**flow/config.mk**
```make
export PLATFORM = sky130hd
export DESIGN_NAME = enduro_video
export DESIGN_NICKNAME = enduro_video
export VERILOG_FILES = /design/flow/design.v
export SDC_FILE = /design/flow/constraint.sdc
export NUM_CORES = 4
export LEC_CHECK = 0
export ABC_AREA = 1
export CAP_MARGIN = 20
export CORE_MARGIN = 2
export CORE_UTILIZATION = 72
export CTS_CLUSTER_DIAMETER = 103
export CTS_CLUSTER_SIZE = 82
export HOLD_SLACK_MARGIN = 0.3
export PLACE_DENSITY = 0.4
export SETUP_SLACK_MARGIN = -0.7
export SLEW_MARGIN = 20
```
**flow/constraint.sdc**
```tcl
create_clock -name core_clock -period 7.25 [get_ports {iVGA_CLK}]
set_input_delay 1.4500 -clock core_clock [delete_from_list [all_inputs] [get_ports {iVGA_CLK}]]
set_output_delay 1.4500 -clock core_clock [all_outputs]
set_load 0.01 [all_outputs]
```
**flow/design.v**
```verilog
module video_sync_generator(reset,
                            vga_clk,
                            blank_n,
                            HS,
                            VS);
input reset;
input vga_clk;
output reg blank_n;
output reg HS;
output reg VS;
parameter hori_line  = 800;                           
parameter hori_back  = 144;
parameter hori_front = 16;
parameter vert_line  = 525;
parameter vert_back  = 34;
parameter vert_front = 11;
parameter H_sync_cycle = 96;
parameter V_sync_cycle = 2;
reg [10:0] h_cnt;
reg [9:0]  v_cnt;
wire cHD,cVD,cDEN,hori_valid,vert_valid;
always@(posedge vga_clk,posedge reset)
begin
  if (reset)
  begin
     h_cnt<=11'd0;
     v_cnt<=10'd0;
  end
    else
    begin
      if (h_cnt==hori_line-1)
      begin 
         h_cnt<=11'd0;
         if (v_cnt==vert_line-1)
            v_cnt<=10'd0;
         else
            v_cnt<=v_cnt+1;
      end
      else
         h_cnt<=h_cnt+1;
    end
end
assign cHD = (h_cnt<H_sync_cycle)?1'b0:1'b1;
assign cVD = (v_cnt<V_sync_cycle)?1'b0:1'b1;
assign hori_valid = (h_cnt<(hori_line-hori_front)&& h_cnt>=hori_back)?1'b1:1'b0;
assign vert_valid = (v_cnt<(vert_line-vert_front)&& v_cnt>=vert_back)?1'b1:1'b0;
assign cDEN = hori_valid && vert_valid;
always@(posedge vga_clk)
begin
  HS<=cHD;
  VS<=cVD;
  blank_n<=cDEN;
end
endmodule
module mem_saida_seq(
    input [18:0] endereco,
    output [23:0] data_out);
wire [9:0] px = endereco % 19'd640;
wire [8:0] py = endereco / 19'd640;
wire faixa = ((py / 9'd10) % 2'd2) == 1'b1;  
reg [2:0] pixel;
always @(*) begin
    if (px < 10'd120 || px >= 10'd520)
        pixel = 3'b011;                        
    else if (px < 10'd128 || px >= 10'd512)
        pixel = faixa ? 3'b100 : 3'b111;       
    else if (px == 10'd223 || px == 10'd319 || px == 10'd414)
        pixel = 3'b111;                        
    else
        pixel = 3'b000;                        
end
assign data_out[23:16] = {8{pixel[2]}};  
assign data_out[15:8]  = {8{pixel[1]}};  
assign data_out[7:0]   = {8{pixel[0]}};  
endmodule
module draw_dynamic_cars(
input clk,
    input [18:0] addr,         
    input [23:0] bgr_data_in,
    input [5:0] CAR_WIDTH,
    input [5:0] CAR_HEIGHT,
    input [10:0] SCREEN_WIDTH,
    input [9:0] SCREEN_HEIGHT,
    input [9:0] car_user_x,
    input [8:0] CAR_USER_Y,            
    input [9:0] car2_x,               
    input [9:0] car2_y,               
    input [9:0] car3_x,               
    input [9:0] car3_y,
    input SHOW_CARS,
    output reg [23:0] bgr_data_out           
);
    wire [9:0] pixel_x = addr % SCREEN_WIDTH;
    wire [8:0] pixel_y = addr / SCREEN_WIDTH;
    always @(posedge clk) begin
		if (SHOW_CARS) begin
        	if (pixel_x >= car_user_x && pixel_x < car_user_x + CAR_WIDTH &&
            	    pixel_y >= CAR_USER_Y && pixel_y < CAR_USER_Y + CAR_HEIGHT) begin
			if (pixel_y <= (CAR_USER_Y + 1) && ((pixel_x <= (car_user_x + 4) &&
			    pixel_x >= (car_user_x + 3)) || (pixel_x <= (car_user_x + 19) && pixel_x >= (car_user_x + 18))))
				bgr_data_out = 24'hFFFFFF;
			else if ((pixel_y <= CAR_USER_Y + 10) && (pixel_y >= CAR_USER_Y + 7) && 
				(pixel_x <= car_user_x + 17) && (pixel_x >= car_user_x + 5))
				bgr_data_out = 24'hFFFFFF;
			else if ((pixel_y <= CAR_USER_Y + 29) && (pixel_y >= CAR_USER_Y + 27) && 
				(pixel_x <= car_user_x + 16) && (pixel_x >= car_user_x + 6))
				bgr_data_out = 24'hFFFFFF;
			else if (pixel_x == car_user_x + 2 || pixel_x == car_user_x + 3 ||
				 pixel_x == car_user_x + 19 || pixel_x == car_user_x + 20) begin
				if ((pixel_x == car_user_x + 2 || pixel_x == car_user_x + 20) && ((pixel_y <= CAR_USER_Y + 23)&&
				(pixel_y >= CAR_USER_Y + 13)))
				bgr_data_out = 24'hFFFFFF;
				else if ((pixel_x == car_user_x + 3 || pixel_x == car_user_x + 19) && ((pixel_y <= CAR_USER_Y + 24)&&
				(pixel_y >= CAR_USER_Y + 12)))
				bgr_data_out = 24'hFFFFFF;
				else bgr_data_out = 24'h007BFF;
			end
			else if (((pixel_y <= CAR_USER_Y + 6) && (pixel_y >= CAR_USER_Y + 3)) || 
				((pixel_y <= CAR_USER_Y + 32) && (pixel_y >= CAR_USER_Y + 29))) begin
				if (pixel_x == car_user_x || pixel_x == (car_user_x + CAR_WIDTH - 1)) 
					bgr_data_out = 24'h555555;
				else bgr_data_out = 24'h007BFF;
			end
			else if (((pixel_y == CAR_USER_Y) || (pixel_y == (CAR_USER_Y + CAR_HEIGHT - 1))) &&
    			   ((pixel_x == car_user_x) || (pixel_x == (car_user_x + CAR_WIDTH - 1)))) begin
    				bgr_data_out = 24'h000000;
			end
			else bgr_data_out = 24'h007BFF;
        	end
		else if ((pixel_y == CAR_USER_Y + 8) && (pixel_x == (car_user_x - 1) || pixel_x == (car_user_x + CAR_WIDTH))) 
			bgr_data_out = 24'h007BFF;
        	else if (pixel_x >= car2_x && pixel_x < car2_x + CAR_WIDTH &&
                	pixel_y >= car2_y && pixel_y < car2_y + CAR_HEIGHT && car2_y > 0) begin
			begin
				if (pixel_y <= (car2_y + 1) && ((pixel_x <= (car2_x + 4) &&
			    	    pixel_x >= (car2_x + 3)) || (pixel_x <= (car2_x + 19) && pixel_x >= (car2_x + 18))))
					bgr_data_out = 24'hFFFFFF;
				else if ((pixel_y <= car2_y + 10) && (pixel_y >= car2_y + 7) && 
				        (pixel_x <= car2_x + 17) && (pixel_x >= car2_x + 5))
					bgr_data_out = 24'hFFFFFF;
				else if ((pixel_y <= car2_y + 29) && (pixel_y >= car2_y + 27) && 
				        (pixel_x <= car2_x + 16) && (pixel_x >= car2_x + 6))
					bgr_data_out = 24'hFFFFFF;
				else if (pixel_x == car2_x + 2 || pixel_x == car2_x + 3 ||
				 	pixel_x == car2_x + 19 || pixel_x == car2_x + 20) begin
					if ((pixel_x == car2_x + 2 || pixel_x == car2_x + 20) && ((pixel_y <= car2_y + 23)&&
				   	   (pixel_y >= car2_y + 13)))
						bgr_data_out = 24'hFFFFFF;
					else if ((pixel_x == car2_x + 3 || pixel_x == car2_x + 19) && ((pixel_y <= car2_y + 24)&&
				        	(pixel_y >= car2_y + 12)))
						bgr_data_out = 24'hFFFFFF;
					else bgr_data_out = 24'hFF4500;
				end
				else if (((pixel_y <= car2_y + 6) && (pixel_y >= car2_y + 3)) || 
					((pixel_y <= car2_y + 32) && (pixel_y >= car2_y + 29))) begin
					if (pixel_x == car2_x || pixel_x == (car2_x + CAR_WIDTH - 1)) 
						bgr_data_out = 24'h555555;
					else bgr_data_out = 24'hFF4500;
				end
				else if (((pixel_y == car2_y) || (pixel_y == (car2_y + CAR_HEIGHT - 1))) &&
    			   		((pixel_x == car2_x) || (pixel_x == (car2_x + CAR_WIDTH - 1)))) begin
    					bgr_data_out = 24'h000000;
				end
				else bgr_data_out = 24'hFF4500;
			end
        	end
		else if ((pixel_y == car2_y + 8) && (pixel_x == (car2_x - 1) || pixel_x == (car2_x + CAR_WIDTH))) 
			bgr_data_out = 24'hFF4500;
        	else if (pixel_x >= car3_x && pixel_x < car3_x + CAR_WIDTH &&
                	pixel_y >= car3_y && pixel_y < car3_y + CAR_HEIGHT) begin
			if (pixel_y <= (car3_y + 1) && ((pixel_x <= (car3_x + 4) &&
			   pixel_x >= (car3_x + 3)) || (pixel_x <= (car3_x + 19) && pixel_x >= (car3_x + 18))))
				bgr_data_out = 24'hFFFFFF;
			else if ((pixel_y <= car3_y + 10) && (pixel_y >= car3_y + 7) && 
				(pixel_x <= car3_x + 17) && (pixel_x >= car3_x + 5))
				bgr_data_out = 24'hFFFFFF;
			else if ((pixel_y <= car3_y + 29) && (pixel_y >= car3_y + 27) && 
				(pixel_x <= car3_x + 16) && (pixel_x >= car3_x + 6))
				bgr_data_out = 24'hFFFFFF;
			else if (pixel_x == car3_x + 2 || pixel_x == car3_x + 3 ||
				 pixel_x == car3_x + 19 || pixel_x == car3_x + 20) begin
				if ((pixel_x == car3_x + 2 || pixel_x == car3_x + 20) && ((pixel_y <= car3_y + 23)&&
				  (pixel_y >= car3_y + 13)))
					bgr_data_out = 24'hFFFFFF;
				else if ((pixel_x == car3_x + 3 || pixel_x == car3_x + 19) && ((pixel_y <= car3_y + 24)&&
				        (pixel_y >= car3_y + 12)))
					bgr_data_out = 24'hFFFFFF;
				else bgr_data_out = 24'hFF4500;
			end
			else if (((pixel_y <= car3_y + 6) && (pixel_y >= car3_y + 3)) || 
				((pixel_y <= car3_y + 32) && (pixel_y >= car3_y + 29))) begin
				if (pixel_x == car3_x || pixel_x == (car3_x + CAR_WIDTH - 1)) 
					bgr_data_out = 24'h555555;
				else bgr_data_out = 24'hFF4500;
			end
			else if (((pixel_y == car3_y) || (pixel_y == (car3_y + CAR_HEIGHT - 1))) &&
    			   	((pixel_x == car3_x) || (pixel_x == (car3_x + CAR_WIDTH - 1)))) begin
    				bgr_data_out = 24'h000000;
			end
			else bgr_data_out = 24'hFF4500;
        	end
		else if ((pixel_y == car3_y + 8) && (pixel_x == (car3_x - 1) || pixel_x == (car3_x + CAR_WIDTH))) 
			bgr_data_out = 24'hFF4500;
		else bgr_data_out = bgr_data_in;
		end
		else bgr_data_out = bgr_data_in;
    end
endmodule
module enduro_video(iRST_n,
                    iVGA_CLK,
                    show_cars,
                    car_user_x,
                    car2_x,
                    car2_y,
                    car3_x,
                    car3_y,
                    oBLANK_n,
                    oHS,
                    oVS,
                    b_data,
                    g_data,
                    r_data);
input iRST_n;
input iVGA_CLK;
input show_cars;
input [9:0] car_user_x;
input [9:0] car2_x;
input [9:0] car2_y;
input [9:0] car3_x;
input [9:0] car3_y;
output reg oBLANK_n;
output reg oHS;
output reg oVS;
output [7:0] b_data;
output [7:0] g_data;
output [7:0] r_data;
wire rst;
reg [18:0] ADDR;
wire [9:0] SCREEN_HEIGHT;
wire [10:0] SCREEN_WIDTH;
wire [5:0] CAR_WIDTH, CAR_HEIGHT;
wire [8:0] CAR_USER_Y;
wire [23:0] BGR_data_out;
assign SCREEN_HEIGHT = 10'd480;
assign SCREEN_WIDTH = 11'd640;
assign CAR_WIDTH = 6'd23;
assign CAR_HEIGHT = 6'd36;
assign CAR_USER_Y = SCREEN_HEIGHT - CAR_HEIGHT;
wire [23:0] bgr_data_raw;
wire cBLANK_n,cHS,cVS;
assign rst = ~iRST_n;
video_sync_generator LTM_ins (.vga_clk(iVGA_CLK),
                              .reset(rst),
                              .blank_n(cBLANK_n),
                              .HS(cHS),
                              .VS(cVS));
always@(posedge iVGA_CLK, negedge iRST_n)
begin
  if (!iRST_n)
     ADDR<=19'd0;
  else if (cHS==1'b0 && cVS==1'b0)
     ADDR<=19'd0;
  else if (cBLANK_n==1'b1)
     ADDR<=ADDR+1;
end
    draw_dynamic_cars draw_cars(
			.clk(iVGA_CLK),
        .addr(ADDR),
        .bgr_data_in(bgr_data_raw),
        .bgr_data_out(BGR_data_out),
			.SHOW_CARS(show_cars),
        .CAR_WIDTH(CAR_WIDTH),
        .CAR_HEIGHT(CAR_HEIGHT),
        .SCREEN_WIDTH(SCREEN_WIDTH),
        .SCREEN_HEIGHT(SCREEN_HEIGHT),
			.CAR_USER_Y(CAR_USER_Y),
        .car_user_x(car_user_x),
        .car2_x(car2_x),
        .car2_y(car2_y),
        .car3_x(car3_x),
        .car3_y(car3_y)
    );
mem_saida_seq memu0 (
    .endereco(ADDR),
	.data_out(bgr_data_raw)
);
assign b_data = BGR_data_out[7:0];
assign g_data = BGR_data_out[15:8];
assign r_data = BGR_data_out[23:16];
always@(posedge iVGA_CLK)
begin
  oHS<=cHS;
  oVS<=cVS;
  oBLANK_n<=cBLANK_n;
end
endmodule
```
**flow/run.sh**
```bash
#!/bin/bash
# the make line also repeats each setting of config.mk as NAME=value (left out here)
make -C /OpenROAD-flow-scripts/flow DESIGN_CONFIG=/design/flow/config.mk WORK_HOME=/design/flow/orfs CLKGATE_MAP_FILE= finish
```
==> results of run 1 <==
[routing by layer]
layer	global-route usage	vias to the layer above	routed length (um)
li1	-	12560	-
met1	0.5384	12200	30840
met2	0.7549	1843	36140
met3	0.09197	567	9382
met4	0.2903	4	5957
met5	0	-	25
[layout make-up]
cell class                 count  area [um2]  share of cell area
clock inverter                 3       25.02           0.0009801
tap                          442       553.0             0.02166
sequential                    53        1262             0.04944
timing repair buffer         130        1206             0.04724
clock buffer                   5       125.1            0.004900
inverter                     481        1813             0.07101
multi-input combinational   3081       20550              0.8048
[through the flow]
stage	instance area [um2]	hold WS, ns	cells	TNS, ns	worst slack [ns]
detailed placement	25380	0.3383	4187	0	0.09964
finish	25530	0.3526	4195	-0.01338	-0.009817
global placement	25380	0.3362	4187	0	0.5387
CTS	25530	0.3526	4195	0	0.06014
global route	25530	0.3616	4195	-4.433	-0.6495
floorplan	24040	0.3314	3703	0	0.6900
[what timing repair did]
action | CTS | global route
setup endpoints to repair | 0 | 7
hold buffers | 0 | 0
gates resized | 0 | 5
==> impl_metrics.tcl, run 1 <==
# collected from the flow reports
set metrics [dict create \
    die_area_um2 34870 \
    clk_pin_slew_ns 0.07 \
    viasPerCell 6.479 \
    cts_tree "done" \
    timing.rr.end "draw_cars.bgr_data_out[12]" \
    max_freq_mhz 137.7 \
    ys_cells 3703 \
    ff_type "dfrtp_1" \
    cp-endpoint "draw_cars.bgr_data_out[12]" \
    clock_sinks 53 \
    tightest_slew_ns 1.017 \
    worstSetupPathType "reg2reg" \
    postRouteAntennaNets 0 \
    top_cell "nand2_1" \
    yosys_area_um2 24040 \
    p_comb_frac 0.631 \
    seqPwrFrac 0.200 \
    ys_ff 53 \
    ys.warnings.count 4 \
    crit_fanout 14 \
    hpwl_um 64320 \
    hold_class "reg2reg" \
    timing.final.crit_period_ns 7.260 \
    clock_skew_ns 0.004980 \
    crit_path_end_kind "register" \
    worstPathArrival_ns 7.46 \
    crit_start "ADDR[16]" \
    synthesis.instances 3703 \
    synthTopCellsByArea "ha_1 28%, xor2_1 12%, nand2_1 11%, inv_1 6.8%, a21oi_1 6.2%" \
    antenna_found_initial 2 \
    grt-ovfl-total 0 \
    clkPwrFrac 0.169 \
    cts_setup_buffers 0 \
    ff2ff_path_depth 61 \
    synth-compound-area-share 0.1768 \
    min_period_over_period 1.001 \
    simple_gate_share 0.2646 \
    top_area_cell "ha_1" \
    grt_pass1_vias 26360 \
    yosys-top-cells-count "681 x nand2_1, 534 x ha_1, 435 x inv_1" \
    cp_common_cell "nand2_2" \
    status "complete, but fails checks" \
    ys_sh_adder 0.2779 \
    ioPinCount 80 \
    fillCellCount 2569 \
    vias 27180 \
    fp_util 0.7353 \
    power_leader "combinational cells" \
    yosysTopAreaCellShare 0.2779 \
    wl_per_cell_um 19.63 \
    numPortBuffers 79 \
    rows 66 \
    cts_buffers 5 \
    wl_um 82350 \
    powerDensity_nw_per_um2 58.45 \
    p_int_mw 0.7468 \
    required_ns 7.45 \
    gp_routability_congestion 1.143 \
    chipWidth_um 186.7 \
    drtIter0Drc 3181 \
    drcViolationCount 0 \
    coreArea_um2 32700 \
    layout_setup_ws_ns -0.009817 \
    synth.cell_area_um2 24040 \
    syn-num-nets 4290 \
    p_clk_mw 0.253 \
    leakagePower_nw 13.52 \
    so_faults "setup timing" \
    ir_drop_mv 0.08271 \
    hold_violations 0 \
    critPathTopFamily "simple AND/OR/NAND/NOR gates" \
    setup_violations 3 \
    grt_pass1_wl_um 132100 \
    dr.pass1.iters 8 \
    clockRootBuffer "clkbuf_16" \
    crit_path_top_delay_cell "dfrtp_1" \
    finalPower_mw 1.493 \
    cap_violations 0 \
    antenna_cells 0 \
    area_delta_synth_final_pct 6.192 \
    path_buffers 8 \
    powerSeq_mw 0.298 \
    max_slew_margin 0.3167 \
    fin_util 0.7808 \
    htreeDepth 2 \
    synth.mux.area_fraction 0.001821 \
    cp.depth 61 \
    swShare 0.4997 \
    holdPathEnd "oHS" \
    warnings 119 \
    regToRegStartpoint "ADDR[16]" \
    slew_violations 0 \
    grt_max_degree 41 \
    synth_cell_types 71 \
    edf_count 0 \
    top_logic_kind "adder cells" \
    min_path_cells 0 \
    ff2ff_setup_slack_ns -0.01 \
    max_stage_delay_ns 0.40 \
    clock_path_buffers 2 \
    ys_sh_xor 0.1333 \
    final_nets 4339 \
    start_kind "register" \
    postSynthSeqShare 0.05245 \
    synth_area_per_cell_um2 6.493 \
    hp-start "LTM_ins.HS" \
    die_h_um 186.7 \
    p_comb_mw 0.942 \
    p_switching_mw 0.7458 \
    track_usage 0.4559 \
    clock_latency_ns 0.30 \
    synth_async_sr_flop_share 0.7547 \
]
==> run 2, diff against run 1 <==
- ABC_AREA: 1 -> unset
- CORE_ASPECT_RATIO: unset -> 0.5
- CTS_CLUSTER_DIAMETER: 103 -> 396
- CTS_CLUSTER_SIZE: 82 -> 99
- HOLD_SLACK_MARGIN: 0.3 -> unset
- PLACE_DENSITY: 0.4 -> 0.42
- SETUP_SLACK_MARGIN: -0.7 -> 0.28
- TNS_END_PERCENT: unset -> 10
- clock period: 7.25 -> 5.47 ns (I/O delays scaled with it)
==> run 2 against run 1 <==
The layout still fails its checks (setup timing); first-iteration DRC count rose by 72%; critical path depth fell by 26; die size rose by 6.5%; via count rose by 14%; setup slack got worse by 1.6 ns; cell count rose by 3.8%; sequential cell count did not move; global-route usage rose by 6.0 points; design area rose by 22%; sequential power rose by 33%; critical path type unchanged; largest cell class unchanged.
==> impl_metrics.tcl, run 2 <==
# collected from the flow reports
set metrics [dict create \
    status "complete, but fails checks" \
    so_faults "setup timing" \
    path_buffers 8 \
    clockRootBuffer "clkbuf_16" \
    synth_async_sr_flop_share 0.7547 \
    powerSeq_mw 0.395 \
    crit_fanout 9 \
    p_comb_mw 1.47 \
    synth.mux.area_fraction 0.006067 \
    crit_path_top_delay_cell "dfrtp_2" \
    synth_cell_types 119 \
    crit_path_end_kind "register" \
    ys_sh_adder 0.2617 \
    required_ns 5.75 \
    cts_tree "done" \
    grt_pass1_wl_um 154100 \
    p_clk_mw 0.384 \
    met1_usage 0.6263 \
    worstSetupPathType "reg2reg" \
    ctsHoldBuffers 0 \
    critPathTopFamily "AND-OR/OR-AND gates" \
    synth-compound-area-share 0.2337 \
    hp-start "LTM_ins.VS" \
    ff_type "dfrtp_1" \
    track_usage 0.5157 \
    start_kind "register" \
    die_h_um 137.3 \
    yosys_area_um2 25570 \
    rows 48 \
    max_freq_mhz 142.0 \
    slew_violations 0 \
    top_area_cell "ha_1" \
    ff2ff_setup_slack_ns -1.57 \
    hold_class "reg2reg" \
    postSynthSeqShare 0.04932 \
    synthesis.instances 3431 \
    chipWidth_um 270.5 \
    swShare 0.4672 \
    clock_path_buffers 2 \
    ys.warnings.count 4 \
    wl_per_cell_um 23.84 \
    cp.depth 35 \
    htreeDepth 2 \
    tightest_slew_ns 1.210 \
    setup_violations 7 \
    layout_setup_ws_ns -1.575 \
    cts_buffers 5 \
    antenna_found_initial 2 \
    power_leader "combinational cells" \
    min_path_cells 0 \
    grt_busiest_layer "met2" \
    yosysTopAreaCellShare 0.2613 \
    warnings 123 \
    use_met3 0.1961 \
    postRouteAntennaNets 0 \
    crit_start "ADDR[15]" \
    clkPwrFrac 0.171 \
    place_inst 4302 \
    use_met2 0.7943 \
    drcViolationCount 0 \
    top_logic_kind "adder cells" \
    cp-endpoint "draw_cars.bgr_data_out[13]" \
    synth_area_per_cell_um2 7.453 \
    max_stage_delay_ns 0.53 \
    syn-num-nets 4018 \
    p_int_mw 1.199 \
    max_slew_margin 0.1866 \
    coreArea_um2 34710 \
    timing.final.crit_period_ns 7.045 \
    wl_um 103800 \
    timing.rr.end "draw_cars.bgr_data_out[13]" \
    grt_pass1_vias 29290 \
    post-place-ws_ns -1.192 \
    fp_util 0.7367 \
    min_period_over_period 1.288 \
    area_delta_synth_final_pct 21.45 \
    simple_gate_share 0.2219 \
    grt-ovfl-total 0 \
    gp_routability_congestion 1.079 \
    synthTopCellsByArea "ha_1 26%, xnor2_1 15%, nor2_1 4.4%, a21oi_1 4.2%, dfrtp_1 3.9%" \
    dr.pass1.iters 22 \
    clock_sinks 53 \
    seqPwrFrac 0.176 \
    final_nets 4463 \
    ir_drop_mv 0.1356 \
    clock_skew_ns 0.02340 \
    p_comb_frac 0.654 \
    holdPathEnd "oVS" \
    p_switching_mw 1.051 \
    top_cell "ha_1" \
    grt_max_degree 41 \
    edf_count 0 \
    ioPinCount 80 \
    die_area_um2 37130 \
    clk_pin_slew_ns 0.10 \
    rsz0062_at_grt "true" \
    worstPathArrival_ns 7.33 \
    yosys-top-cells-count "534 x ha_1, 424 x xnor2_1, 303 x nor2_1" \
    ys_ff 53 \
    ys_cells 3431 \
    regToRegStartpoint "ADDR[15]" \
    numPortBuffers 79 \
    clock_latency_ns 0.34 \
    powerDensity_nw_per_um2 72.45 \
    hold_violations 0 \
    hpwl_um 73340 \
    setup_tns_ns -10.87 \
    cap_violations 0 \
    vias 31020 \
    leakagePower_nw 14.75 \
    ff2ff_path_depth 35 \
    fin_cells 4356 \
    ys_sh_xor 0.1733 \
    synth.cell_area_um2 25570 \
    drtIter0Drc 5462 \
    viasPerCell 7.122 \
]
-- run 2: stage by stage --
stage                       util  power, mW  hold slack [ns]  cell area (um2)
after floorplan                -      1.299           0.3290            25720
after global placement    0.8661      1.731           0.3347            30070
after detailed placement  0.8661      1.791           0.3534            30070
after CTS                 0.8854      2.139           0.3705            30730
after global routing      0.8945      2.346           0.3785            31050
final                     0.8947      2.250           0.3734            31060
-- run 2: cell type report --
cell class,count,area [um2]
multi-input combinational,3050,23500
timing repair buffer,602,4903
fill,1782,3656
sequential,53,1272
inverter,164,624.3
tap,475,594.3
clock buffer,5,125.1
clock inverter,3,26.28
antenna,4,10.01
-- run 2: per-layer routing --
layer	vias to the layer above	share of wire	wire [um]
li1	13280	-	-
met1	14000	0.36	37040
met2	2817	0.40	41630
met3	923	0.17	17470
met4	8	0.072	7505
met5	-	0.0020	206
-- run 2: what timing repair did --
item,4_1_cts,5_1_grt
endpoints found under the setup margin,7,7
gates resized,56,47
pin swaps,43,40
cloned,1,0
setup buffers,30,11
hold endpoints to repair,0,0
==> run 3, diff against run 2 <==
- ABC_AREA: unset -> 1
- CAP_MARGIN: 20 -> 5
- CORE_ASPECT_RATIO: 0.5 -> unset
- CTS_CLUSTER_DIAMETER: 396 -> unset
- CTS_CLUSTER_SIZE: 99 -> 73
- PLACE_DENSITY: 0.42 -> unset
- SETUP_SLACK_MARGIN: 0.28 -> 0.76
- SLEW_MARGIN: 20 -> 40
- TNS_END_PERCENT: 10 -> unset
- clock period: 5.47 -> 5.72 ns (I/O delays scaled with it)
==> run 3 against run 2 <==
Still fails the layout checks on setup timing; fmax shrank 11%; synthesized cell count grew 7.9%; largest power group unchanged; global-route usage shrank 3.4 points; largest cell class unchanged; combinational power shrank about 10%; total power shrank 8.5%; utilization shrank 3.4 points; via count shrank 3.3%; clock skew shrank 0.010 ns; routed wire length shrank 7.5%; setup slack lost 0.60 ns; sequential cell count is the same; area after synthesis shrank 6.0%.
==> impl_metrics.tcl, run 3 <==
# collected from the flow reports
set metrics [dict create \
    status "complete, but fails checks" \
    so_faults "setup timing" \
    p_clk_mw 0.368 \
    drcViolationCount 0 \
    htreeDepth 2 \
    p_comb_mw 1.31 \
    ff_type "dfrtp_1" \
    die_area_um2 34870 \
    synthesis.instances 3703 \
    ys.warnings.count 4 \
    ff2ff_path_depth 56 \
    combGateArea_um2 21400 \
    flop_area_um2 1269 \
    edf_count 0 \
    max_stage_delay_ns 0.52 \
    grt_busiest_layer "met2" \
    ioPinCount 80 \
    grt_max_degree 41 \
    cp.depth 56 \
    crit_start "ADDR[16]" \
    dr.pass1.iters 17 \
    timing.final.crit_period_ns 7.893 \
    tightest_slew_ns 1.274 \
    finalPower_mw 2.060 \
    max_freq_mhz 126.7 \
    clk_pin_slew_ns 0.09 \
    numPortBuffers 79 \
    layout_setup_ws_ns -2.173 \
    postRouteAntennaNets 0 \
    cts_buffers 5 \
    slew_violations 0 \
    postSynthSeqShare 0.05245 \
    ys_sh_adder 0.2779 \
    powerDensity_nw_per_um2 73.22 \
    crit_path_top_delay_cell "a21oi_1" \
    clock_path_buffers 2 \
    clockRootBuffer "clkbuf_16" \
    clock_sinks 53 \
    use_met2 0.7908 \
    ff2ff_setup_slack_ns -2.17 \
    final_nets 4557 \
    leakagePower_nw 14.92 \
    wl_um 96030 \
    cp_common_cell "nand2_1" \
    clock_latency_ns 0.33 \
    hpwl_um 66150 \
    min_path_cells 0 \
    path_buffers 11 \
    clock_skew_ns 0.01338 \
    antenna_found_initial 4 \
    yosysTopAreaCellShare 0.2779 \
    place_inst 4369 \
    met1_usage 0.5629 \
    fp_util 0.7353 \
    top_cell "nand2_1" \
    coreArea_um2 32700 \
    powerSeq_mw 0.377 \
    drtIter0Drc 4766 \
    synth.cell_area_um2 24040 \
    viasPerCell 6.796 \
    max_slew_margin 0.1443 \
    power_leader "combinational cells" \
    rows 66 \
    hold_violations 0 \
    hold_class "reg2reg" \
    fin_cells 4414 \
    syn-num-nets 4290 \
    top_logic_kind "adder cells" \
    p_int_mw 1.020 \
    synth_cell_types 71 \
    crit_fanout 5 \
    post-place-ws_ns -0.7798 \
    holdPathEnd "oHS" \
    synth-compound-area-share 0.1768 \
    ctsHoldBuffers 0 \
    seqPwrFrac 0.183 \
    cts_tree "done" \
    wl_per_cell_um 21.76 \
    grt_pass1_vias 28450 \
    fillCellCount 2027 \
    p_switching_mw 1.040 \
    track_usage 0.4822 \
    synth_area_per_cell_um2 6.493 \
    yosys-top-cells-count "681 x nand2_1, 534 x ha_1, 435 x inv_1" \
    ir_drop_mv 0.1235 \
    synthTopCellsByArea "ha_1 28%, xor2_1 12%, nand2_1 11%, inv_1 6.8%, a21oi_1 6.2%" \
    area_delta_synth_final_pct 17.00 \
    cp-endpoint "draw_cars.bgr_data_out[21]" \
    synth.mux.area_fraction 0.001821 \
    synth_async_sr_flop_share 0.7547 \
    worstPathArrival_ns 8.12 \
    swShare 0.5048 \
    simple_gate_share 0.2646 \
    gp_routability_congestion 1.100 \
    regToRegStartpoint "ADDR[16]" \
    hp-start "LTM_ins.HS" \
    clkPwrFrac 0.179 \
    timing.rr.end "draw_cars.bgr_data_out[21]" \
    warnings 122 \
    vias 30000 \
    grt_pass1_wl_um 139600 \
    rsz0062_at_grt "true" \
    crit_path_end_kind "register" \
    required_ns 5.94 \
    p_comb_frac 0.638 \
    ys_cells 3703 \
    min_period_over_period 1.380 \
    yosys_area_um2 24040 \
    chipWidth_um 186.7 \
    cap_violations 0 \
    top_area_cell "ha_1" \
    critPathTopFamily "simple AND/OR/NAND/NOR gates" \
    setup_violations 7 \
    start_kind "register" \
    die_h_um 186.7 \
    worstSetupPathType "reg2reg" \
    grt-ovfl-total 0 \
    use_met3 0.1034 \
    ys_sh_xor 0.1333 \
    ys_ff 53 \
]
==> run 3: cell type report <==
class / instances / area share
diodes: 1 / 0.00008896
clock buffers: 5 / 0.004448
clock inverters: 3 / 0.001201
inverters: 481 / 0.06627
multi-input cells: 3081 / 0.7609
flip-flops and latches: 53 / 0.04510
well taps: 442 / 0.01966
repair buffers: 346 / 0.1014
repair inverters: 2 / 0.0009785
==> run 3: per-layer routing <==
metal	vias up	part of all wire
li1	13000	-
met4	8	0.093
met1	13270	0.34
met2	2747	0.42
met3	970	0.15
met5	-	0.00073
==> run 3: timing repair <==
action | 4_1_cts | 5_1_grt
setup endpoints to repair | 7 | 7
gates cloned | 2 | 0
gates resized | 68 | 101
pin swaps | 48 | 38
buffers inserted | 18 | 16
==> run 3: stage by stage <==
stage / hold WS, ns / area, um2 / TNS (ns) / util
after floorplan: 0.3314 / 24330 / -1.957 / -
after global placement: 0.3371 / 26970 / -2.561 / 0.8247
after detailed placement: 0.3434 / 26970 / -5.270 / 0.8249
after CTS: 0.3567 / 27540 / -3.899 / 0.8421
after global routing: 0.4002 / 28130 / -15.96 / 0.8602
final: 0.3931 / 28130 / -14.36 / 0.8602
==> run 4, diff against run 3 <==
- ABC_AREA: 1 -> unset
- CAP_MARGIN: 5 -> 35
- CELL_PAD_IN_SITES_DETAIL_PLACEMENT: unset -> 2
- CELL_PAD_IN_SITES_GLOBAL_PLACEMENT: unset -> 2
- CORE_MARGIN: 2 -> 6
- CORE_UTILIZATION: 72 -> 49
- CTS_CLUSTER_DIAMETER: unset -> 220
- CTS_CLUSTER_SIZE: 73 -> 70
- GPL_ROUTABILITY_DRIVEN: unset -> 1
- GPL_TIMING_DRIVEN: unset -> 0
- HOLD_SLACK_MARGIN: unset -> -0.04
- MAX_ROUTING_LAYER: unset -> met4
- MIN_ROUTING_LAYER: unset -> met2
- PLACE_DENSITY_LB_ADDON: unset -> 0.17
- SETUP_SLACK_MARGIN: 0.76 -> 0.11
- SLEW_MARGIN: 40 -> 10
- TNS_END_PERCENT: unset -> 75
- clock period: 5.72 -> 5.64 ns (I/O delays scaled with it)
==> run 4 against run 3 <==
Die size up 66%; the run now fails in detailed placement (3_5_place_dp); synthesized cell count decreased by 7.3%; area after synthesis up 6.4%.
==> impl_metrics.tcl, run 4 <==
# implementation run metrics
set metrics [dict create \
    ff_type "dfrtp_1" \
    die_area_um2 57810 \
    numPortBuffers 66 \
    error_line "[ERROR DPL-0033] detailed placement checks failed during check placement." \
    ys_ff 53 \
    ys_cells 3431 \
    simple_gate_share 0.2219 \
    die_h_um 240.4 \
    edf_count 0 \
    yosysTopAreaCellShare 0.2613 \
    rows 83 \
    top_logic_kind "adder cells" \
    status "aborted with a tool error" \
    top_cell "ha_1" \
    stop_stage "detailed placement (3_5_place_dp)" \
    syn-num-nets 4018 \
    synth_async_sr_flop_share 0.7547 \
    ioPinCount 80 \
    ys.warnings.count 4 \
    coreArea_um2 51410 \
    synth.mux.area_fraction 0.006067 \
    synth_area_per_cell_um2 7.453 \
    gp_routability_congestion 1.144 \
    top_area_cell "ha_1" \
    fp_util 0.4975 \
    yosys_area_um2 25570 \
    ys_sh_xor 0.1733 \
    postSynthSeqShare 0.04932 \
    synthTopCellsByArea "ha_1 26%, xnor2_1 15%, nor2_1 4.4%, a21oi_1 4.2%, dfrtp_1 3.9%" \
    synthesis.instances 3431 \
    synth.cell_area_um2 25570 \
    ys_sh_adder 0.2617 \
    yosys-top-cells-count "534 x ha_1, 424 x xnor2_1, 303 x nor2_1" \
    synth-compound-area-share 0.2337 \
    synth_cell_types 119 \
    chipWidth_um 240.4 \
]
[run 4: stage by stage]
stage / std cells / cell area (um2) / setup TNS, ns / total power [mW]
global placement: 4177 / 27250 / -19.51 / 1.573
floorplan: 3431 / 25730 / -2.568 / 1.260
==> run 5, diff against run 4 <==
- CORE_MARGIN: 6 -> 2
- GPL_ROUTABILITY_DRIVEN: 1 -> 0
- GPL_TIMING_DRIVEN: 0 -> unset
- MAX_ROUTING_LAYER: met4 -> unset
- SETUP_SLACK_MARGIN: 0.11 -> unset
- SLEW_MARGIN: 10 -> 20
- clock period: 5.64 -> 6.33 ns (I/O delays scaled with it)
==> run 5 against run 4 <==
The run again fails in detailed placement (3_5_place_dp); synthesized cell count is the same; die size shrank 6.5%; area after synthesis is the same.
==> impl_metrics.tcl, run 5 <==
# implementation run metrics
set metrics [dict create \
    status "aborted with a tool error" \
    stop_stage "detailed placement (3_5_place_dp)" \
    error_line "[ERROR DPL-0033] detailed placement checks failed during check placement." \
    ys_ff 53 \
    ioPinCount 80 \
    ys_sh_adder 0.2617 \
    yosysTopAreaCellShare 0.2613 \
    top_area_cell "ha_1" \
    synth_area_per_cell_um2 7.453 \
    numPortBuffers 79 \
    synth.mux.area_fraction 0.006067 \
    chipWidth_um 232.4 \
    die_area_um2 54030 \
    rows 83 \
    syn-num-nets 4018 \
    synth.cell_area_um2 25570 \
    top_logic_kind "adder cells" \
    coreArea_um2 51410 \
    die_h_um 232.4 \
    ff_type "dfrtp_1" \
    postSynthSeqShare 0.04932 \
    ys_sh_xor 0.1733 \
    synth-compound-area-share 0.2337 \
    synth_async_sr_flop_share 0.7547 \
    ys.warnings.count 4 \
    fp_util 0.4975 \
    synthesis.instances 3431 \
    synthTopCellsByArea "ha_1 26%, xnor2_1 15%, nor2_1 4.4%, a21oi_1 4.2%, dfrtp_1 3.9%" \
    simple_gate_share 0.2219 \
    top_cell "ha_1" \
    edf_count 0 \
    yosys_area_um2 25570 \
    ys_cells 3431 \
    synth_cell_types 119 \
    yosys-top-cells-count "534 x ha_1, 424 x xnor2_1, 303 x nor2_1" \
]
==> run 5: through the flow <==
stage | TNS, ns | cells
floorplan | 0 | 3431
global placement | -2.507 | 4363
==> run 6, diff against run 5 <==
- CELL_PAD_IN_SITES_DETAIL_PLACEMENT: 2 -> 0
- CELL_PAD_IN_SITES_GLOBAL_PLACEMENT: 2 -> unset
- CORE_MARGIN: 2 -> 5
- CORE_UTILIZATION: 49 -> 54
- CTS_CLUSTER_DIAMETER: 220 -> 258
- CTS_CLUSTER_SIZE: 70 -> 44
- GPL_ROUTABILITY_DRIVEN: 0 -> 1
- HOLD_SLACK_MARGIN: -0.04 -> unset
- MAX_ROUTING_LAYER: unset -> met5
- MIN_ROUTING_LAYER: met2 -> unset
- PLACE_DENSITY_LB_ADDON: 0.17 -> 0.29
- SLEW_MARGIN: 20 -> 30
- TNS_END_PERCENT: 75 -> unset
- clock period: 6.33 -> 12.3 ns (I/O delays scaled with it)
==> run 6 against run 5 <==
Now clean on timing, DRC and antenna; synthesized cell count is the same; area after synthesis unchanged; die size down 4.1%.
==> impl_metrics.tcl, run 6 <==
# collected from the flow reports
set metrics [dict create \
    status "complete, no violations" \
    synthesis.instances 3431 \
    numPortBuffers 79 \
    wl_um 81850 \
    fillCellCount 4430 \
    ys_ff 53 \
    max_slew_margin 0.3325 \
    timing.rr.end "draw_cars.bgr_data_out[22]" \
    grt_max_degree 48 \
    synth.mux.area_fraction 0.006067 \
    rsz0062_at_grt "false" \
    min_period_over_period 0.6665 \
    p_comb_frac 0.629 \
    placed_area_um2 26690 \
    ioPinCount 80 \
    ir_drop_mv 0.04908 \
    ys.warnings.count 4 \
    ff2ff_path_depth 30 \
    tightest_slew_ns 0.9888 \
    hold_violations 0 \
    regToRegStartpoint "ADDR[13]" \
    synthTopCellsByArea "ha_1 26%, xnor2_1 15%, nor2_1 4.4%, a21oi_1 4.2%, dfrtp_1 3.9%" \
    clkPwrFrac 0.172 \
    clock_latency_ns 0.30 \
    p_switching_mw 0.4017 \
    hold_class "reg2reg" \
    synth_area_per_cell_um2 7.453 \
    die_h_um 227.6 \
    cts_resized 0 \
    setup_tns_ns 0 \
    p_int_mw 0.4807 \
    yosys-top-cells-count "534 x ha_1, 424 x xnor2_1, 303 x nor2_1" \
    powerSeq_mw 0.176 \
    grt_pass1_vias 24100 \
    swShare 0.4552 \
    powerDensity_nw_per_um2 32.84 \
    max_freq_mhz 122.0 \
    antenna_found_initial 2 \
    clock_path_buffers 2 \
    synth.cell_area_um2 25570 \
    layout_setup_ws_ns 4.102 \
    synth_cell_types 119 \
    ff_type "dfrtp_1" \
    rows 79 \
    chipWidth_um 227.6 \
    drcViolationCount 0 \
    wl_per_cell_um 20.44 \
    drtIter0Drc 2884 \
    worstPathArrival_ns 8.36 \
    top_logic_kind "adder cells" \
    final_area_um2 26870 \
    start_kind "register" \
    cts_setup_buffers 0 \
    hpwl_um 61050 \
    cp-endpoint "draw_cars.bgr_data_out[22]" \
    grt_pass1_wl_um 129800 \
    top_cell "ha_1" \
    cp_common_cell "o21ai_0" \
    cts_tree "done" \
    final_nets 3983 \
    power_leader "combinational cells" \
    gp_routability_congestion 0.9817 \
    ys_sh_adder 0.2617 \
    coreArea_um2 46650 \
    ff2ff_setup_slack_ns 4.10 \
    fp_util 0.5481 \
    clk_pin_slew_ns 0.08 \
    htreeDepth 2 \
    ys_cells 3431 \
    top_area_cell "ha_1" \
    ys_sh_xor 0.1733 \
    cap_violations 0 \
    max_stage_delay_ns 0.77 \
    leakagePower_nw 12.24 \
    yosys_area_um2 25570 \
    timing.final.crit_period_ns 8.198 \
    required_ns 12.46 \
    postRouteAntennaNets 0 \
    path_buffers 3 \
    synth_async_sr_flop_share 0.7547 \
    clock_skew_ns 0.009897 \
    yosysTopAreaCellShare 0.2613 \
    hp-start "LTM_ins.HS" \
    syn-num-nets 4018 \
    vias 25780 \
    die_area_um2 51810 \
    holdPathEnd "oHS" \
    slew_violations 0 \
    viasPerCell 6.437 \
    clockRootBuffer "clkbuf_16" \
    seqPwrFrac 0.199 \
    edf_count 0 \
    cts_buffers 5 \
    p_clk_mw 0.152 \
    clock_sinks 53 \
    critPathTopFamily "AND-OR/OR-AND gates" \
    cp.depth 30 \
    min_path_cells 0 \
    grt-ovfl-total 0 \
    post-place-ws_ns 4.148 \
    crit_path_top_delay_cell "dfrtp_1" \
    setup_violations 0 \
    dr.pass1.iters 7 \
    ctsHoldBuffers 0 \
    synth-compound-area-share 0.2337 \
    postSynthSeqShare 0.04932 \
    simple_gate_share 0.2219 \
    crit_start "ADDR[13]" \
    area_delta_synth_final_pct 5.089 \
    p_comb_mw 0.555 \
    crit_fanout 30 \
    track_usage 0.3025 \
    worstSetupPathType "reg2reg" \
    warnings 117 \
    crit_path_end_kind "register" \
    holdWs_ns 0.3637 \
]
run 6: metrics by stage:
step                      cells  total power [mW]    util
final                      4005            0.8824  0.5760
after global routing       4005            0.9464  0.5760
after CTS                  4003            0.8736  0.5755
after floorplan            3431            0.5768       -
after global placement     3995            0.7160  0.5721
after detailed placement   3995            0.7212  0.5721
run 6: per-layer routing:
| layer | up-vias | wire [um] | GRT usage |
|---|---|---|---|
| li1 | 12290 | - | - |
| met1 | 11950 | 35760 | 0.4230 |
| met2 | 1280 | 35420 | 0.4802 |
| met3 | 257 | 7298 | 0.03635 |
| met4 | 2 | 3354 | 0.1103 |
| met5 | - | 13 | 0 |
run 6: layout make-up:
cell class / instances / area, um2 / area share
Sequential cell: 53 / 1266 / 0.04712
Multi-Input combinational cell: 3049 / 22950 / 0.8540
Antenna cell: 1 / 2.502 / 0.00009312
Clock inverter: 2 / 16.27 / 0.0006053
Inverter: 164 / 618.1 / 0.02300
Clock buffer: 6 / 138.9 / 0.005168
Timing Repair Buffer: 123 / 1122 / 0.04176
Tap cell: 607 / 759.5 / 0.02826
==> run 7, diff against run 6 <==
- CAP_MARGIN: 35 -> 20
- CELL_PAD_IN_SITES_DETAIL_PLACEMENT: 0 -> unset
- CORE_MARGIN: 5 -> 2
- CORE_UTILIZATION: 54 -> 40
- CTS_CLUSTER_DIAMETER: 258 -> 396
- CTS_CLUSTER_SIZE: 44 -> 98
- GPL_ROUTABILITY_DRIVEN: 1 -> unset
- MAX_ROUTING_LAYER: met5 -> unset
- PLACE_DENSITY_LB_ADDON: 0.29 -> unset
- SETUP_SLACK_MARGIN: unset -> 2.57
- SLEW_MARGIN: 30 -> 20
- clock period: 12.3 -> 15.0 ns (I/O delays scaled with it)
==> run 7 against run 6 <==
Still clean; setup slack better by 2.4 ns; design area rose by 1.1%; synthesized cell count did not move; combinational power decreased by 17%; routed wire length is 6.2% higher; critical path depth shrank 9; area after synthesis did not move; non-clock buffer count unchanged; clock power shrank 16%; sequential share of layout area shrank 0.051 points.
==> impl_metrics.tcl, run 7 <==
# collected from the flow reports
set metrics [dict create \
    cap_violations 0 \
    hpwl_um 65650 \
    p_int_mw 0.3906 \
    ys_sh_adder 0.2617 \
    placed_area_um2 27000 \
    postSynthSeqShare 0.04932 \
    drtIter0Drc 2035 \
    post-place-ws_ns 6.229 \
    seqPwrFrac 0.198 \
    top_logic_kind "adder cells" \
    syn-num-nets 4018 \
    grt_pass1_vias 23690 \
    powerDensity_nw_per_um2 26.88 \
    grt_busiest_layer "met2" \
    clk_pin_slew_ns 0.08 \
    top_cell "ha_1" \
    antenna_found_initial 4 \
    cp.depth 21 \
    area_delta_synth_final_pct 6.243 \
    warnings 117 \
    max_slew_margin 0.3125 \
    rsz0062_at_grt "false" \
    ys.warnings.count 4 \
    ff_type "dfrtp_1" \
    cts_setup_buffers 0 \
    grt-ovfl-total 0 \
    synth_area_per_cell_um2 7.453 \
    chipWidth_um 256.8 \
    top_area_cell "ha_1" \
    track_usage 0.2563 \
    layout_setup_ws_ns 6.552 \
    synth_cell_types 119 \
    simple_gate_share 0.2219 \
    holdPathEnd "oVS" \
    cp-endpoint "draw_cars.bgr_data_out[10]" \
    synth.mux.area_fraction 0.006067 \
    fillCellCount 6578 \
    grt_max_degree 48 \
    die_area_um2 65970 \
    hp-start "LTM_ins.VS" \
    cp_common_cell "o21ai_0" \
    htreeDepth 2 \
    numPortBuffers 79 \
    min_path_cells 0 \
    leakagePower_nw 12.24 \
    ys_cells 3431 \
    use_met2 0.4158 \
    status "complete, no violations" \
    ir_drop_mv 0.03734 \
    path_buffers 1 \
    ff2ff_path_depth 30 \
    min_period_over_period 0.5632 \
    required_ns 15.19 \
    drcViolationCount 0 \
    p_comb_frac 0.627 \
    p_switching_mw 0.3396 \
    rows 92 \
    grt_pass1_wl_um 137800 \
    coreArea_um2 63200 \
    final_area_um2 27170 \
    synth.cell_area_um2 25570 \
    critPathTopFamily "AND-OR/OR-AND gates" \
    hold_violations 0 \
    gp_routability_congestion 0.9467 \
    hold_class "reg2reg" \
    crit_fanout 14 \
    clock_skew_ns 0.01337 \
    synthTopCellsByArea "ha_1 26%, xnor2_1 15%, nor2_1 4.4%, a21oi_1 4.2%, dfrtp_1 3.9%" \
    place_inst 4235 \
    slew_violations 0 \
    use_met3 0.02145 \
    setup_tns_ns 0 \
    synth_async_sr_flop_share 0.7547 \
    power_leader "combinational cells" \
    timing.rr.end "draw_cars.bgr_data_out[10]" \
    yosys_area_um2 25570 \
    max_stage_delay_ns 0.92 \
    max_freq_mhz 118.4 \
    final_nets 3983 \
    synthesis.instances 3431 \
    cts_resized 0 \
    die_h_um 256.8 \
    ff2ff_setup_slack_ns 6.57 \
    dr.pass1.iters 6 \
    clock_latency_ns 0.31 \
    wl_um 86900 \
    crit_path_top_delay_cell "clkdlybuf4s50_1" \
    cts_tree "done" \
    met1_usage 0.3610 \
    postRouteAntennaNets 0 \
    yosys-top-cells-count "534 x ha_1, 424 x xnor2_1, 303 x nor2_1" \
    synth-compound-area-share 0.2337 \
    setup_violations 0 \
    p_clk_mw 0.128 \
    ctsHoldBuffers 0 \
    p_comb_mw 0.458 \
    clock_sinks 53 \
    timing.final.crit_period_ns 8.448 \
    tightest_slew_ns 1.028 \
    powerSeq_mw 0.144 \
    viasPerCell 5.963 \
    start_kind "input pin" \
    fp_util 0.4046 \
    crit_start "car2_x[3]" \
    worstSetupPathType "in2reg" \
    vias 25310 \
    holdWs_ns 0.3543 \
    ys_ff 53 \
    clkPwrFrac 0.175 \
    ys_sh_xor 0.1733 \
    regToRegStartpoint "ADDR[17]" \
    wl_per_cell_um 20.47 \
    cp_cell_sequence "clkdlybuf4s50_1, ha_1, a21oi_1, o21bai_1, nand3_1, xnor2_1, ha_1, nor2b_1, o21ai_0, nand4_1, a21oi_1, o21ai_0, a31oi_1, and4_1, and2_1, o311a_1, o311ai_0, o41ai_2, o2111ai_1, o21ai_0, o211ai_1" \
    cts_buffers 5 \
    crit_path_end_kind "register" \
    fin_cells 4245 \
    worstPathArrival_ns 8.64 \
    ioPinCount 80 \
    yosysTopAreaCellShare 0.2613 \
    clockRootBuffer "clkbuf_16" \
    clock_path_buffers 2 \
    swShare 0.4650 \
    edf_count 0 \
]
-- run 7: area by class of cell --
| cell class | count | area (um2) | area share |
|---|---|---|---|
| multi-input combinational | 3049 | 22940 | 0.8445 |
| tap | 846 | 1059 | 0.03896 |
| clock inverter | 3 | 33.78 | 0.001243 |
| clock buffer | 5 | 125.1 | 0.004605 |
| antenna | 2 | 5.005 | 0.0001842 |
| sequential | 53 | 1266 | 0.04661 |
| inverter | 164 | 618.1 | 0.02275 |
| timing repair buffer | 123 | 1119 | 0.04117 |
-- run 7: routing by layer --
| metal | up-vias | wire [um] |
|---|---|---|
| met4 | 0 | 2292 |
| met2 | 933 | 38860 |
| met3 | 147 | 5520 |
| met1 | 11920 | 40230 |
| li1 | 12310 | - |
| met5 | - | 0 |
-- run 7: per-stage QoR --
step,power (mW),util
3_5_place_dp,0.5971,0.4272
5_1_grt,0.7879,0.4299
6_report,0.7302,0.4299
2_1_floorplan,0.4729,-
3_3_place_gp,0.5951,0.4272
4_1_cts,0.7275,0.4298
==> run 8, diff against run 7 <==
- ABC_AREA: unset -> 1
- CAP_MARGIN: 20 -> 0
- CELL_PAD_IN_SITES_GLOBAL_PLACEMENT: unset -> 3
- CORE_ASPECT_RATIO: unset -> 1.88
- CTS_CLUSTER_DIAMETER: 396 -> 350
- CTS_CLUSTER_SIZE: 98 -> 44
- GPL_ROUTABILITY_DRIVEN: unset -> 0
- GPL_TIMING_DRIVEN: unset -> 1
- MIN_ROUTING_LAYER: unset -> met2
- PLACE_DENSITY_LB_ADDON: unset -> 0.06
- SETUP_SLACK_MARGIN: 2.57 -> -0.97
- TNS_END_PERCENT: unset -> 95
==> run 8 against run 7 <==
Cell count grew 5.7%; critical path depth grew 36; non-clock buffer count shrank 13; sequential share of layout area grew 0.25 points; design area shrank 5.3%; critical endpoint is now draw_cars.bgr_data_out[15]; largest cell class unchanged.
==> impl_metrics.tcl, run 8 <==
# collected from the flow reports
set metrics [dict create \
    cp.depth 57 \
    area_delta_synth_final_pct 7.051 \
    crit_start "ADDR[16]" \
    ys_sh_xor 0.1333 \
    top_cell "nand2_1" \
    regToRegStartpoint "ADDR[16]" \
    ys_sh_adder 0.2779 \
    timing.final.crit_period_ns 11.78 \
    yosys_area_um2 24040 \
    die_area_um2 62190 \
    setup_tns_ns 0 \
    setup_violations 0 \
    hold_violations 0 \
    clk_pin_slew_ns 0.08 \
    seqPwrFrac 0.190 \
    power_leader "combinational cells" \
    cts_tree "done" \
    top_area_cell "ha_1" \
    cp_common_cell "nand2_2" \
    path_buffers 9 \
    wl_um 103700 \
    vias 36510 \
    synthTopCellsByArea "ha_1 28%, xor2_1 12%, nand2_1 11%, inv_1 6.8%, a21oi_1 6.2%" \
    yosys-top-cells-count "681 x nand2_1, 534 x ha_1, 435 x inv_1" \
    ff2ff_setup_slack_ns 3.22 \
    clkPwrFrac 0.165 \
    slew_violations 0 \
    ff2ff_path_depth 57 \
    rows 123 \
    worstPathArrival_ns 12.03 \
    dr.pass1.iters 27 \
    leakagePower_nw 13.41 \
    crit_fanout 40 \
    synthesis.instances 3703 \
    min_path_cells 0 \
    warnings 118 \
    grt_max_degree 46 \
    cts_buffers 5 \
    wl_per_cell_um 23.11 \
    holdPathEnd "oVS" \
    fp_util 0.4027 \
    cap_violations 0 \
    coreArea_um2 59710 \
    rsz0062_at_grt "false" \
    postSynthSeqShare 0.05245 \
    numPortBuffers 79 \
    synth_cell_types 71 \
    synth-compound-area-share 0.1768 \
    p_int_mw 0.3592 \
    drcViolationCount 0 \
    p_comb_frac 0.644 \
    start_kind "register" \
    yosysTopAreaCellShare 0.2779 \
    ff_type "dfrtp_1" \
    ir_drop_mv 0.03843 \
    fillCellCount 6492 \
    ys_ff 53 \
    tightest_slew_ns 1.180 \
    clockRootBuffer "clkbuf_16" \
    worstSetupPathType "reg2reg" \
    top_logic_kind "adder cells" \
    final_nets 4319 \
    p_comb_mw 0.488 \
    grt_pass1_wl_um 153100 \
    synth.cell_area_um2 24040 \
    crit_path_top_delay_cell "o311ai_0" \
    ys_cells 3703 \
    critPathTopFamily "simple AND/OR/NAND/NOR gates" \
    synth_area_per_cell_um2 6.493 \
    clock_sinks 53 \
    fin_util 0.4311 \
    grt_pass1_vias 37910 \
    place_inst 4475 \
    swShare 0.5255 \
    clock_latency_ns 0.32 \
    antenna_found_initial 1 \
    synth_async_sr_flop_share 0.7547 \
    track_usage 0.4861 \
    timing.rr.end "draw_cars.bgr_data_out[15]" \
    powerDensity_nw_per_um2 29.41 \
    hp-start "LTM_ins.VS" \
    max_stage_delay_ns 0.71 \
    htreeDepth 2 \
    powerSeq_mw 0.144 \
    p_switching_mw 0.3978 \
    fin_cells 4487 \
    required_ns 15.25 \
    status "complete, no violations" \
    syn-num-nets 4290 \
    grt-ovfl-total 0 \
    crit_path_end_kind "register" \
    chipWidth_um 182.8 \
    cts_setup_buffers 0 \
    p_clk_mw 0.125 \
    max_slew_margin 0.2069 \
    hpwl_um 79460 \
    viasPerCell 8.136 \
    simple_gate_share 0.2646 \
    cts_resized 0 \
    synth.mux.area_fraction 0.001821 \
    min_period_over_period 0.7851 \
    ys.warnings.count 4 \
    edf_count 0 \
    postRouteAntennaNets 0 \
    clock_skew_ns 0.006821 \
    cp-endpoint "draw_cars.bgr_data_out[15]" \
    die_h_um 340.2 \
    finalPower_mw 0.7570 \
    ctsHoldBuffers 0 \
    clock_path_buffers 2 \
    ioPinCount 80 \
    drtIter0Drc 9654 \
    hold_class "reg2reg" \
    max_freq_mhz 84.91 \
]
==> run 8: layout make-up <==
type | instances | area [um2] | share of cell area
diodes | 4 | 10.01 | 0.0003889
clock buffers | 6 | 128.9 | 0.005007
clock inverters | 2 | 13.76 | 0.0005347
inverters | 481 | 1810 | 0.07034
multi-input cells | 3081 | 20550 | 0.7986
flip-flops and latches | 53 | 1265 | 0.04914
well taps | 750 | 938.4 | 0.03646
repair buffers | 110 | 1018 | 0.03957
==> run 8: layer usage <==
metal | share of wire | track usage
met1 | 0 | -
met2 | 0.48 | 0.6240
met3 | 0.35 | 0.5503
met4 | 0.18 | 0.1858
met5 | 0.0028 | 0.06196
==> run 8: metrics by stage <==
| stage | hold WS, ns | setup WS, ns | area (um2) |
|---|---|---|---|
| 3_5_place_dp | 0.3597 | 3.896 | 25580 |
| 2_1_floorplan | 0.3314 | 8.440 | 24040 |
| 5_1_grt | 0.3751 | 2.622 | 25730 |
| 4_1_cts | 0.3706 | 3.859 | 25730 |
| 3_3_place_gp | 0.3542 | 4.197 | 25580 |
| 6_report | 0.3684 | 3.223 | 25740 |
==> run 9, diff against run 8 <==
- ABC_AREA: 1 -> 0
- CAP_MARGIN: 0 -> 20
- CELL_PAD_IN_SITES_GLOBAL_PLACEMENT: 3 -> unset
- CORE_ASPECT_RATIO: 1.88 -> unset
- CORE_UTILIZATION: 40 -> 72
- CTS_CLUSTER_DIAMETER: 350 -> 359
- CTS_CLUSTER_SIZE: 44 -> 37
- GPL_ROUTABILITY_DRIVEN: 0 -> unset
- GPL_TIMING_DRIVEN: 1 -> unset
- MIN_ROUTING_LAYER: met2 -> unset
- PLACE_DENSITY_LB_ADDON: 0.06 -> 0.26
- SETUP_SLACK_MARGIN: -0.97 -> 2.12
- TNS_END_PERCENT: 95 -> unset
- clock period: 15.0 -> 7.62 ns (I/O delays scaled with it)
==> run 9 against run 8 <==
Still clean on timing, DRC and antenna; combinational power rose by 95%; critical path depth fell by 26; setup slack got worse by 2.3 ns; non-clock buffer count rose by 147; sequential power rose by 97%; clock-buffer cell count fell by 1; largest power group unchanged; critical path type unchanged; global-route usage fell by 0.95 points; utilization rose by 38 points; worst hold slack got worse by 0.0088 ns; sequential share of layout area fell by 0.43 points; die size fell by 40%.
==> impl_metrics.tcl, run 9 <==
# collected from the flow reports
set metrics [dict create \
    power_leader "combinational cells" \
    leakagePower_nw 13.09 \
    synth.mux.area_fraction 0.006067 \
    area_delta_synth_final_pct 11.52 \
    max_stage_delay_ns 0.47 \
    powerSeq_mw 0.284 \
    p_comb_frac 0.627 \
    crit_path_end_kind "register" \
    ioPinCount 80 \
    top_cell "ha_1" \
    p_switching_mw 0.6967 \
    die_area_um2 37040 \
    cp-endpoint "draw_cars.bgr_data_out[12]" \
    clockRootBuffer "clkbuf_16" \
    rows 69 \
    crit_path_top_delay_cell "a2111oi_2" \
    grt_pass1_wl_um 141900 \
    ff_type "dfrtp_1" \
    synthesis.instances 3431 \
    top_area_cell "ha_1" \
    clock_latency_ns 0.32 \
    drtIter0Drc 3367 \
    hpwl_um 66150 \
    p_int_mw 0.8232 \
    postSynthSeqShare 0.04932 \
    slew_violations 0 \
    status "complete, no violations" \
    critPathTopFamily "AND-OR/OR-AND gates" \
    layout_setup_ws_ns 0.9374 \
    path_buffers 6 \
    wl_per_cell_um 22.78 \
    setup_violations 0 \
    track_usage 0.4766 \
    synthTopCellsByArea "ha_1 26%, xnor2_1 15%, nor2_1 4.4%, a21oi_1 4.2%, dfrtp_1 3.9%" \
    hold_violations 0 \
    edf_count 0 \
    coreArea_um2 35310 \
    viasPerCell 7.093 \
    place_inst 3895 \
    start_kind "register" \
    ctsHoldBuffers 0 \
    holdPathEnd "oHS" \
    grt-ovfl-total 0 \
    postRouteAntennaNets 0 \
    clock_sinks 53 \
    clk_pin_slew_ns 0.08 \
    min_path_cells 0 \
    crit_fanout 22 \
    ys.warnings.count 4 \
    post-place-ws_ns 0.3829 \
    clock_skew_ns 0.01296 \
    yosys-top-cells-count "534 x ha_1, 424 x xnor2_1, 303 x nor2_1" \
    drcViolationCount 0 \
    rsz0062_at_grt "true" \
    cts_buffers 5 \
    tightest_slew_ns 0.9928 \
    ys_sh_xor 0.1733 \
    cp.depth 31 \
    vias 28330 \
    worstPathArrival_ns 6.88 \
    timing.rr.end "draw_cars.bgr_data_out[12]" \
    fp_util 0.7242 \
    wl_um 91000 \
    final_nets 4118 \
    hold_class "reg2reg" \
    yosys_area_um2 25570 \
    clock_path_buffers 2 \
    syn-num-nets 4018 \
    synth_async_sr_flop_share 0.7547 \
    synth_cell_types 119 \
    setup_tns_ns 0 \
    grt_max_degree 46 \
    ys_sh_adder 0.2617 \
    antenna_found_initial 2 \
    hp-start "LTM_ins.HS" \
    required_ns 7.82 \
    regToRegStartpoint "ADDR[16]" \
    seqPwrFrac 0.187 \
    powerDensity_nw_per_um2 53.30 \
    simple_gate_share 0.2219 \
    ff2ff_setup_slack_ns 0.94 \
    dr.pass1.iters 7 \
    synth_area_per_cell_um2 7.453 \
    ir_drop_mv 0.09051 \
    min_period_over_period 0.8770 \
    numPortBuffers 79 \
    gp_routability_congestion 1.089 \
    ys_cells 3431 \
    p_comb_mw 0.952 \
    crit_start "ADDR[16]" \
    grt_pass1_vias 26910 \
    synth.cell_area_um2 25570 \
    synth-compound-area-share 0.2337 \
    cp_common_cell "buf_4" \
    top_logic_kind "adder cells" \
    die_h_um 192.5 \
    ff2ff_path_depth 31 \
    p_clk_mw 0.284 \
    chipWidth_um 192.5 \
    fin_cells 3994 \
    worstSetupPathType "reg2reg" \
    swShare 0.4584 \
    fin_util 0.8076 \
    warnings 120 \
    htreeDepth 2 \
    max_freq_mhz 149.6 \
    max_slew_margin 0.3330 \
    yosysTopAreaCellShare 0.2613 \
    cts_tree "done" \
    clkPwrFrac 0.187 \
    timing.final.crit_period_ns 6.683 \
    cap_violations 0 \
    ys_ff 53 \
]
## run 9: per-layer routing
metal,part of all wire,track usage,vias up
met5,0.00047,0,-
met4,0.068,0.2901,2
met3,0.12,0.1178,571
met2,0.44,0.7569,2104
met1,0.37,0.5790,13070
li1,-,-,12580
## run 9: repair_timing
action | in CTS | in global routing
resized | 99 | 37
buffers inserted | 67 | 19
setup endpoints to repair | 7 | 7
cloned | 2 | 1
pin swaps | 53 | 53
## run 9: metrics by stage
| step | instance area (um2) | hold WS (ns) | power (mW) |
|---|---|---|---|
| floorplan | 25730 | 0.3290 | 0.9329 |
| global placement | 27010 | 0.3357 | 1.152 |
| detailed placement | 27010 | 0.3504 | 1.191 |
| CTS | 28150 | 0.3614 | 1.484 |
| global route | 28510 | 0.3666 | 1.608 |
| finish | 28520 | 0.3596 | 1.520 |
## run 9: final cells by class
cell class,count,area [um2]
Clock buffer,5,125.1
Fill cell,2423,6793
Sequential cell,53,1277
Antenna cell,1,2.502
Inverter,164,621.8
Multi-Input combinational cell,3050,23600
Tap cell,461,576.8
Timing Repair Buffer,257,2261
Clock inverter,3,50.05
==> run 10, diff against run 9 <==
- ABC_AREA: 0 -> 1
- CORE_UTILIZATION: 72 -> 71
- CTS_CLUSTER_DIAMETER: 359 -> 202
- CTS_CLUSTER_SIZE: 37 -> 40
- PLACE_DENSITY_LB_ADDON: 0.26 -> 0.06
- SETUP_SLACK_MARGIN: 2.12 -> 3.09
- clock period: 7.62 -> 10.6 ns (I/O delays scaled with it)
==> run 10 against run 9 <==
Sequential cell count is the same; combinational power shrank 32%; via count shrank 1.2%; critical endpoint is now draw_cars.bgr_data_out[10]; largest power group unchanged.
==> impl_metrics.tcl, run 10 <==
# collected from the flow reports
set metrics [dict create \
    htreeDepth 2 \
    synth_async_sr_flop_share 0.7547 \
    clock_skew_ns 0.01136 \
    setup_tns_ns 0 \
    warnings 118 \
    final_area_um2 26030 \
    powerSeq_mw 0.204 \
    synth_cell_types 71 \
    clkPwrFrac 0.173 \
    status "complete, no violations" \
    edf_count 0 \
    numPortBuffers 79 \
    synth.cell_area_um2 24040 \
    path_buffers 9 \
    max_freq_mhz 133.0 \
    hold_violations 0 \
    timing.rr.end "draw_cars.bgr_data_out[10]" \
    crit_path_top_delay_cell "o41ai_1" \
    seqPwrFrac 0.197 \
    swShare 0.5077 \
    flop_area_um2 1262 \
    cp.depth 54 \
    placed_area_um2 25110 \
    cp_common_cell "nand2_1" \
    syn-num-nets 4290 \
    die_area_um2 35350 \
    crit_fanout 9 \
    fp_util 0.7188 \
    ys_sh_xor 0.1333 \
    combGateArea_um2 20920 \
    coreArea_um2 33450 \
    top_cell "nand2_1" \
    crit_start "ADDR[18]" \
    min_period_over_period 0.7093 \
    rsz0062_at_grt "false" \
    required_ns 10.81 \
    clock_latency_ns 0.32 \
    gp_routability_congestion 1.093 \
    synthesis.instances 3703 \
    ys_cells 3703 \
    crit_path_end_kind "register" \
    post-place-ws_ns 1.560 \
    fillCellCount 2545 \
    top_logic_kind "adder cells" \
    top_area_cell "ha_1" \
    grt-ovfl-total 0 \
    finalPower_mw 1.034 \
    drcViolationCount 0 \
    antenna_found_initial 1 \
    grt_max_degree 46 \
    p_switching_mw 0.5249 \
    yosys_area_um2 24040 \
    min_path_cells 0 \
    p_int_mw 0.5089 \
    die_h_um 188.0 \
    start_kind "register" \
    synth.mux.area_fraction 0.001821 \
    p_comb_mw 0.651 \
    regToRegStartpoint "ADDR[18]" \
    clock_path_buffers 2 \
    track_usage 0.4728 \
    grt_pass1_vias 26240 \
    powerDensity_nw_per_um2 39.72 \
    power_leader "combinational cells" \
    postRouteAntennaNets 0 \
    clockRootBuffer "clkbuf_16" \
    wl_um 89130 \
    ff2ff_path_depth 54 \
    max_stage_delay_ns 0.78 \
    p_comb_frac 0.630 \
    area_delta_synth_final_pct 8.258 \
    postSynthSeqShare 0.05245 \
    drtIter0Drc 3533 \
    timing.final.crit_period_ns 7.519 \
    leakagePower_nw 13.77 \
    clock_sinks 53 \
    dr.pass1.iters 12 \
    hold_class "reg2reg" \
    layout_setup_ws_ns 3.081 \
    cp-endpoint "draw_cars.bgr_data_out[10]" \
    worstPathArrival_ns 7.73 \
    max_slew_margin 0.2414 \
    ys_ff 53 \
    synth-compound-area-share 0.1768 \
    ff_type "dfrtp_1" \
    ff2ff_setup_slack_ns 3.08 \
    cts_tree "done" \
    critPathTopFamily "simple AND/OR/NAND/NOR gates" \
    setup_violations 0 \
    hp-start "LTM_ins.HS" \
    yosysTopAreaCellShare 0.2779 \
    synthTopCellsByArea "ha_1 28%, xor2_1 12%, nand2_1 11%, inv_1 6.8%, a21oi_1 6.2%" \
    ioPinCount 80 \
    ys_sh_adder 0.2779 \
    ys.warnings.count 4 \
    viasPerCell 6.650 \
    tightest_slew_ns 1.129 \
    vias 28000 \
    grt_pass1_wl_um 136000 \
    worstSetupPathType "reg2reg" \
    chipWidth_um 188.0 \
    holdPathEnd "oHS" \
    hpwl_um 64220 \
    yosys-top-cells-count "681 x nand2_1, 534 x ha_1, 435 x inv_1" \
    simple_gate_share 0.2646 \
    ir_drop_mv 0.06240 \
    slew_violations 0 \
    clk_pin_slew_ns 0.08 \
    cts_buffers 5 \
    cap_violations 0 \
    synth_area_per_cell_um2 6.493 \
    wl_per_cell_um 21.17 \
    p_clk_mw 0.179 \
    final_nets 4348 \
    rows 67 \
]
==> run 10: metrics by stage <==
| stage | hold WS [ns] | util | cells |
|---|---|---|---|
| after floorplan | 0.3314 | - | 3703 |
| final | 0.3580 | 0.7782 | 4211 |
| after global routing | 0.3576 | 0.7781 | 4210 |
| after global placement | 0.3345 | 0.7506 | 4161 |
| after CTS | 0.3608 | 0.7636 | 4182 |
| after detailed placement | 0.3451 | 0.7506 | 4161 |
==> run 10: repair_timing <==
item / in CTS / in global routing
pin swaps: 7 / 30
endpoints found under the hold margin: 0 / 0
setup buffers: 8 / 27
hold buffers: 0 / 0
gates resized: 31 / 62
setup endpoints to repair: 7 / 7
cloned: 5 / 1
==> run 10: per-layer routing <==
metal | wire length (um) | up-vias | GRT usage
li1 | - | 12600 | -
met1 | 32000 | 12550 | 0.5668
met2 | 38060 | 2186 | 0.7637
met3 | 12020 | 675 | 0.1155
met4 | 7047 | 0 | 0.2850
met5 | 0 | - | 0
==> run 10: final cells by class <==
type                       count  area share
multi-input combinational   3085      0.8036
clock inverter                 3    0.001009
sequential                    53     0.04850
clock buffer                   5    0.004807
timing repair buffer         135     0.04994
tap                          448     0.02153
inverter                     481     0.07052
antenna                        1  0.00009614
Power and IR drop assume default switching activity.
